==> flow/design.v <==
module mul(
    input         mul_clk,
    input         resetn,
    input         mul_signed,
    input  [31:0] x,
    input  [31:0] y,
    input         de_to_ex_valid,
    input         ex_allowin,
    output [63:0] result
);
    wire [16:0] booth_c;                              
    wire [63:0] booth_part_prod [16:0];               
    wire [16:0] part_prod [63:0];                     
    wire [63:0] x_mul = {{32{x[31]&mul_signed}}, x}; 
    wire [33:0] y_mul = {{ 2{y[31]&mul_signed}}, y};
    genvar j;
    generate
    for(j = 0; j < 17; j = j + 1) begin : booth
        if(j == 0) begin
          booth_2b booth_0(
                            .Y({y_mul[1:0], 1'b0}), 
                            .X(x_mul             ),
                            .P(booth_part_prod[0]), 
                            .C(booth_c[0]        )
                          );
        end else begin
          booth_2b booth(
                            .Y(y_mul[2*j+1:2*j-1]), 
                            .X(x_mul<<(2*j)      ), 
                            .P(booth_part_prod[j]), 
                            .C(booth_c[j]        )
                        );
        end
    end
    endgenerate
    genvar k;
    generate
    for(k = 0; k < 64; k = k + 1)
        begin: switch
            assign part_prod[k] = {
                                        booth_part_prod[16][k],
                                        booth_part_prod[15][k], 
                                        booth_part_prod[14][k], 
                                        booth_part_prod[13][k], 
                                        booth_part_prod[12][k], 
                                        booth_part_prod[11][k], 
                                        booth_part_prod[10][k], 
                                        booth_part_prod[ 9][k], 
                                        booth_part_prod[ 8][k], 
                                        booth_part_prod[ 7][k], 
                                        booth_part_prod[ 6][k], 
                                        booth_part_prod[ 5][k], 
                                        booth_part_prod[ 4][k], 
                                        booth_part_prod[ 3][k], 
                                        booth_part_prod[ 2][k], 
                                        booth_part_prod[ 1][k], 
                                        booth_part_prod[ 0][k]
                                  };
        end
    endgenerate
    reg  [16:0] booth_c_r;               
    reg  [16:0] part_prod_r[63:0];       
    wire [13:0] c[63:0];                 
    wire [63:0] add_src1, add_src2;      
    always @(posedge mul_clk)
    begin
        if(de_to_ex_valid & ex_allowin) begin
                booth_c_r <= booth_c;
        end
    end
    genvar m;
    generate
        for(m = 0; m < 64; m = m + 1) begin : part_prod_trans
            always @(posedge mul_clk)
            begin
                if(de_to_ex_valid & ex_allowin) begin
                    part_prod_r[m] <= part_prod[m];
                end
            end
        end
    endgenerate
    assign c[0] = booth_c_r[13:0];
    assign add_src2[0] = booth_c_r[14];
    genvar i;
    generate
    for(i = 0; i < 64; i = i + 1) 
    begin: wallace
        if(i < 63) begin
            wallace_16 wallace(
                                    .cin    (c[i]          ), 
                                    .data_in(part_prod_r[i]), 
                                    .cout   (c[i+1]        ), 
                                    .C      (add_src2[i+1] ), 
                                    .S      (add_src1[i]   )
                               );
        end else begin
            wallace_16 wallace_63(
                                    .cin    (c[63]          ),
                                    .data_in(part_prod_r[63]), 
                                    .S      (add_src1[63]   )
                                 );
        end
    end
    endgenerate
    assign result = add_src1 + add_src2 + booth_c_r[15] + booth_c_r[16];
endmodule
module booth_2b(
    input [2:0] Y,
    input [63:0] X,
    output [63:0] P,
    output C
);
    assign P = Y==3'b001 ? X      :
               Y==3'b010 ? X      :
               Y==3'b011 ? X<<1   :
               Y==3'b100 ? ~(X<<1):
               Y==3'b101 ? ~X     :
               Y==3'b110 ? ~X     :
                           68'd0;
    assign C = Y==3'b100 || Y==3'b101 || Y==3'b110;
endmodule
module wallace_16(
    input  [13:0] cin,
    input  [16:0] data_in,
    output [13:0] cout,
    output        C,
    output        S
);
    wire B1_2, A1_2, C1_3, B1_3, A1_3, A2_0, C2_1, B2_1, A2_1, B3_1, A3_1, A4_0, B4_0, A5_0;
    function [1:0] Add_1;
        input A, B, CIN;
        begin
          Add_1 = A + B + CIN;
        end
    endfunction
    assign {cout[ 0], B1_2} = Add_1(data_in[ 4], data_in[ 3], data_in[ 2]),
           {cout[ 1], A1_2} = Add_1(data_in[ 7], data_in[ 6], data_in[ 5]),
           {cout[ 2], C1_3} = Add_1(data_in[10], data_in[ 9], data_in[ 8]),
           {cout[ 3], B1_3} = Add_1(data_in[13], data_in[12], data_in[11]),
           {cout[ 4], A1_3} = Add_1(data_in[16], data_in[15], data_in[14]),
           {cout[ 5], A2_0} = Add_1(    cin[ 2],     cin[ 1],     cin[ 0]),
           {cout[ 6], C2_1} = Add_1(data_in[ 0],     cin[ 4],     cin[ 3]),
           {cout[ 7], B2_1} = Add_1(       A1_2,        B1_2, data_in[ 1]),
           {cout[ 8], A2_1} = Add_1(       A1_3,        B1_3,        C1_3),
           {cout[ 9], B3_1} = Add_1(       A2_0,     cin[ 6],     cin[ 5]),
           {cout[10], A3_1} = Add_1(       A2_1,        B2_1,        C2_1),
           {cout[11], B4_0} = Add_1(    cin[ 9],     cin[ 8],     cin[ 7]),
           {cout[12], A4_0} = Add_1(       A3_1,        B3_1,     cin[10]),
           {cout[13], A5_0} = Add_1(       A4_0,        B4_0,     cin[11]),
           {C       , S   } = Add_1(       A5_0,     cin[13],     cin[12]);
endmodule
make LEC_CHECK=0 CAP_MARGIN=0 CORE_MARGIN=7 CORE_UTILIZATION=40 CTS_CLUSTER_DIAMETER=202 GPL_ROUTABILITY_DRIVEN=0 GPL_TIMING_DRIVEN=0 PLACE_DENSITY_LB_ADDON=0.05 SLEW_MARGIN=20 finish   # period 15.7 ns
run.sh (not shown) runs the stock make flow with config.mk's settings and CLKGATE_MAP_FILE=.
Next try:
- CAP_MARGIN: 0 -> 20
- CORE_MARGIN: 7 -> 2
- CORE_UTILIZATION: 40 -> 68
- CTS_CLUSTER_DIAMETER: 202 -> unset
- GPL_ROUTABILITY_DRIVEN: 0 -> unset
- GPL_TIMING_DRIVEN: 0 -> unset
- MAX_ROUTING_LAYER: unset -> met4
- PLACE_DENSITY_LB_ADDON: 0.05 -> unset
- SETUP_SLACK_MARGIN: unset -> 0.12
- clock period: 15.7 -> 8.27 ns (I/O delays scaled with it)
=>
- The new run ran to the end with violations: negative setup slack
- wire length is lower by 31%
- synthesized cell count is unchanged
- hold slack degrades by 1.5 ns
- via count is lower by 2.9%
- setup slack degrades by 3.4 ns
- count of clock-buffer cells in the layout is lower by 4
- sequential share of layout area is lower by 0.63 points
- core utilization is higher by 33 points
- critical path depth is higher by 6
Next try:
- CELL_PAD_IN_SITES_GLOBAL_PLACEMENT: unset -> 2
- CORE_UTILIZATION: 68 -> 40
- MAX_ROUTING_LAYER: met4 -> unset
- PLACE_DENSITY_LB_ADDON: unset -> 0.26
- SETUP_SLACK_MARGIN: 0.12 -> unset
- TNS_END_PERCENT: unset -> 20
- clock period: 8.27 -> 12.0 ns (I/O delays scaled with it)
Result: This time the run finished with timing, DRC and antenna clean. Hold slack is better by 0.65 ns. Cell area decreases by 4.0%.

// mul: RTL as listed in full above, without the edits since
export LEC_CHECK = 0
export CAP_MARGIN = 20
export CORE_MARGIN = 2
export CORE_UTILIZATION = 65
export MAX_ROUTING_LAYER = met4
export SLEW_MARGIN = 20
create_clock -name core_clock -period 9.74 [get_ports {mul_clk}]
Rerun with:
- CORE_UTILIZATION: 65 -> 66
- MAX_ROUTING_LAYER: met4 -> default
- clock period: 9.74 -> 11.7 ns (I/O delays scaled with it)
The new run went through all stages and came out clean.
Setup slack is better by 0.31 ns.
Worst hold slack gets better by 0.33 ns.
Sequential share of layout area goes up by 0.56 points.
Final area is lower by 1.8%.
Cell count came out lower by 2.1%.
Rerun with:
- CORE_UTILIZATION: 66 -> 40
- SETUP_SLACK_MARGIN: default -> 3.49
Effect:
- The new run ran to the end with no violations
- cell count went up by 14%
- wire length went up by 8.6%
- count of clock-buffer cells in the layout went up by 3
- global-route usage went down by 14 points
- first-iteration DRC count went down by 12%
Rerun with:
- CORE_UTILIZATION: 40 -> 72
- HOLD_SLACK_MARGIN: default -> -0.09
- MAX_ROUTING_LAYER: default -> met4
- SETUP_SLACK_MARGIN: 3.49 -> -0.4
- TNS_END_PERCENT: default -> 40
- clock period: 11.7 -> 6.62 ns (I/O delays scaled with it)
=> This time the run completed, yet does not pass: negative setup slack; setup slack gets worse by 3.8 ns; sequential cell count stays the same; die size decreases by well over a third; sequential share of layout area is about the same; clock-buffer cell count drops by 9; synthesized cell count does not change.
Rerun with:
- CTS_CLUSTER_DIAMETER: default -> 30
- HOLD_SLACK_MARGIN: -0.09 -> -0.08
- PLACE_DENSITY: default -> 0.41
- SETUP_SLACK_MARGIN: -0.4 -> 1.9
- clock period: 6.62 -> 6.51 ns (I/O delays scaled with it)
=> The changed run produced a layout that fails on negative setup slack; final cell count went up slightly; die area is unchanged; utilization went up by 2.6 points; routed wire length went up slightly; area after synthesis is unchanged; worst setup slack is worse by 0.016 ns; cell area went up by a few percent; synthesized cell count is unchanged.

Setup of the reference run:
RTL: the design.v shown in full above, as it stands there.
export LEC_CHECK = 0
export CAP_MARGIN = 20
export CELL_PAD_IN_SITES_DETAIL_PLACEMENT = 1
export CELL_PAD_IN_SITES_GLOBAL_PLACEMENT = 0
export CORE_MARGIN = 2
export CORE_UTILIZATION = 40
export GPL_ROUTABILITY_DRIVEN = 0
export GPL_TIMING_DRIVEN = 1
export HOLD_SLACK_MARGIN = -0.09
export PLACE_DENSITY_LB_ADDON = 0.26
export SLEW_MARGIN = 20
export TNS_END_PERCENT = 20
create_clock -name core_clock -period 12.0 [get_ports {mul_clk}]
The reference run finished every stage and its layout cleared the timing, design-rule and antenna checks.
> inputs changed (the reference run -> the trial run)
- a deleted PLACE_DENSITY_LB_ADDON that had been 0.26
- a change of CORE_UTILIZATION from 40 to 72
- a deleted CELL_PAD_IN_SITES_DETAIL_PLACEMENT that had been 1
- a deleted HOLD_SLACK_MARGIN that had been -0.09
- a deleted TNS_END_PERCENT that had been 20
- a deleted GPL_ROUTABILITY_DRIVEN that had been 0
- an added MAX_ROUTING_LAYER of met4
- a deleted CELL_PAD_IN_SITES_GLOBAL_PLACEMENT that had been 0
- a deleted GPL_TIMING_DRIVEN that had been 1
- a change of the clock period (ns, I/O delays scaled along) from 12.0 to 8.55
--- outcome ---
The final report for the trial run shows a completed flow and a layout that fails verification, specifically negative setup slack. Taking the reference run as the reference, in the trial run non-clock buffer contribution to total cell area +3.1 points; die span in y -25%; worst hold slack -830 ps. Delay of the slowest cell on the worst path: the trial run vs the reference run down 140 ps. Clock buffer and inverter area fraction after layout (the trial run over the reference run): decrease, 0.84 points. For the trial run, the endpoint of the most critical setup path was result[56], unlike the reference run, where it was result[35]. Comparing the reference run and the trial run, the higher global-route usage is on the trial run. Looking at slew of the pin with the lowest slew margin, the trial run sits above the reference run.

job 1614:
RTL: the design.v shown in full above, as it stands there.
clock: 6.2 ns
lec_check: 0
abc_area: 1
cap_margin: 5
core_margin: 2
core_utilization: 72
cts_cluster_diameter: 89
cts_cluster_size: 13
gpl_routability_driven: 0
min_routing_layer: met1
place_density_lb_addon: 0.1
setup_slack_margin: 1.85
slew_margin: 5
tns_end_percent: 70
Job 1614: it failed with a tool error in 5_1_grt, so there are no final results.
#### Input delta (job 4389 over job 1614)
# job 1614
export LEC_CHECK = 0
export ABC_AREA = 1
export CAP_MARGIN = 5
export CORE_MARGIN = 2
export CORE_UTILIZATION = 72
export CTS_CLUSTER_DIAMETER = 89
export CTS_CLUSTER_SIZE = 13
export GPL_ROUTABILITY_DRIVEN = 0
export MIN_ROUTING_LAYER = met1
export PLACE_DENSITY_LB_ADDON = 0.1
export SETUP_SLACK_MARGIN = 1.85
export SLEW_MARGIN = 5
export TNS_END_PERCENT = 70
create_clock -name core_clock -period 6.2 [get_ports {mul_clk}]
# job 4389
export LEC_CHECK = 0
export CAP_MARGIN = 20
export CORE_MARGIN = 2
export CORE_UTILIZATION = 72
export CTS_CLUSTER_DIAMETER = 45
export CTS_CLUSTER_SIZE = 72
export PLACE_DENSITY_LB_ADDON = 0.01
export SETUP_SLACK_MARGIN = 2.02
export SLEW_MARGIN = 20
create_clock -name core_clock -period 7.82 [get_ports {mul_clk}]
- Job 4389 had finished all stages when the layout checks came back failing, citing setup timing.
- Unique cell type count in the Yosys netlist (job 4389 vs. job 1614) increases by more than half
- Job 4389 vs job 1614, TritonCTS buffer count went up by 42%.
- Diff job 4389 and job 1614: portion of netlist area occupied by mux cells higher in job 4389
- Taking job 1614 as the reference, in job 4389 area of the die rose by 1.7%, starting density of the core flat.
- When job 4389 is set beside job 1614, its XOR/XNOR share of the synthesized area turns out to be 8.2 points larger.
- Across both runs, yosys-reported design area after synthesis was higher for job 4389 than for job 1614.
- Job 4389 vs job 1614: synthesized cell count down
- Going from job 1614 to job 4389, and-or/or-and share of the synthesized area shrinks by 2.6 points.
- Job 4389: core box area is about 1.8% higher than what job 1614 reported.
Input changes introduced in job 9398 (baseline for comparison: job 4389):
# job 4389
export LEC_CHECK = 0
export CAP_MARGIN = 20
export CORE_MARGIN = 2
export CORE_UTILIZATION = 72
export CTS_CLUSTER_DIAMETER = 45
export CTS_CLUSTER_SIZE = 72
export PLACE_DENSITY_LB_ADDON = 0.01
export SETUP_SLACK_MARGIN = 2.02
export SLEW_MARGIN = 20
create_clock -name core_clock -period 7.82 [get_ports {mul_clk}]
# job 9398
export LEC_CHECK = 0
export CAP_MARGIN = 20
export CORE_MARGIN = 2
export CORE_UTILIZATION = 40
export SLEW_MARGIN = 20
create_clock -name core_clock -period 11.7 [get_ports {mul_clk}]
==> results <==
- Per the final summary, job 9398 finished and its layout is clean on timing, DRC and antenna.
- Comparing job 9398 and job 4389, placed wire-length estimate after detailed placement is higher on job 9398.
- | final cell area excluding filler cells | job 9398 vs job 4389 | about 6.5% lower |
- Period utilization, job 9398 and job 4389, lower one = job 9398.
- Looking at sequential share of layout area, job 9398 sits 2.0 points above job 4389.
- The number of setup buffers added after CTS of job 9398 falls short of that of job 4389 by 39.
Edits applied to the flow inputs when going from job 9398 to job 5963:
# job 9398
export LEC_CHECK = 0
export CAP_MARGIN = 20
export CORE_MARGIN = 2
export CORE_UTILIZATION = 40
export SLEW_MARGIN = 20
create_clock -name core_clock -period 11.7 [get_ports {mul_clk}]
# job 5963
export LEC_CHECK = 0
export CAP_MARGIN = 20
export CORE_MARGIN = 2
export CORE_UTILIZATION = 72
export CTS_CLUSTER_DIAMETER = 94
export HOLD_SLACK_MARGIN = -0.08
export MAX_ROUTING_LAYER = met4
export SLEW_MARGIN = 20
export TNS_END_PERCENT = 40
create_clock -name core_clock -period 7.7 [get_ports {mul_clk}]
--- outcome ---
Job 5963 finished all stages; layout check result: FAIL, due to setup timing. Job 5963 vs job 9398: utilization up. The met1 routed wirelength after detailed routing of job 5963 is lower than that of job 9398. Comparing job 5963 against job 9398, there is no change at all in count of state elements after synthesis.
Setup changes, job 5963 to job 5466
# job 5963
export LEC_CHECK = 0
export CAP_MARGIN = 20
export CORE_MARGIN = 2
export CORE_UTILIZATION = 72
export CTS_CLUSTER_DIAMETER = 94
export HOLD_SLACK_MARGIN = -0.08
export MAX_ROUTING_LAYER = met4
export SLEW_MARGIN = 20
export TNS_END_PERCENT = 40
create_clock -name core_clock -period 7.7 [get_ports {mul_clk}]
# job 5466
export LEC_CHECK = 0
export CAP_MARGIN = 20
export CORE_MARGIN = 2
export CORE_UTILIZATION = 72
export HOLD_SLACK_MARGIN = -0.09
export MAX_ROUTING_LAYER = met4
export PLACE_DENSITY_LB_ADDON = 0.01
export SETUP_SLACK_MARGIN = 2.02
export SLEW_MARGIN = 20
export TNS_END_PERCENT = 40
create_clock -name core_clock -period 6.81 [get_ports {mul_clk}]
==> results <==
Job 5466 -> stages 100% | layout checks FAIL | setup timing. Summary of job 5466 over job 5963: area taken by flip-flops and latches flat; via total after detailed routing up 558; placed instance area up about 0.5%.
## Diff of input files: job 8163 against job 5466
# job 5466
export LEC_CHECK = 0
export CAP_MARGIN = 20
export CORE_MARGIN = 2
export CORE_UTILIZATION = 72
export HOLD_SLACK_MARGIN = -0.09
export MAX_ROUTING_LAYER = met4
export PLACE_DENSITY_LB_ADDON = 0.01
export SETUP_SLACK_MARGIN = 2.02
export SLEW_MARGIN = 20
export TNS_END_PERCENT = 40
create_clock -name core_clock -period 6.81 [get_ports {mul_clk}]
# job 8163
export LEC_CHECK = 0
export CAP_MARGIN = 20
export CORE_ASPECT_RATIO = 0.72
export CORE_MARGIN = 2
export CORE_UTILIZATION = 72
export CTS_CLUSTER_DIAMETER = 45
export CTS_CLUSTER_SIZE = 72
export PLACE_DENSITY_LB_ADDON = 0.01
export SETUP_SLACK_MARGIN = 2.02
export SLEW_MARGIN = 20
create_clock -name core_clock -period 7.68 [get_ports {mul_clk}]
Notes after the runs:
Status: floorplan die area parity (job 5466, job 8163). Summary of job 8163 over job 5466: via count rose by 1,457; global-route met3 utilization rose 11 points. To summarise job 8163: no stage aborted, but the layout did not pass its checks, failing on setup timing. Looking at uppermost layer routed, the met4 result is from job 5466; the met5 one comes from job 8163.
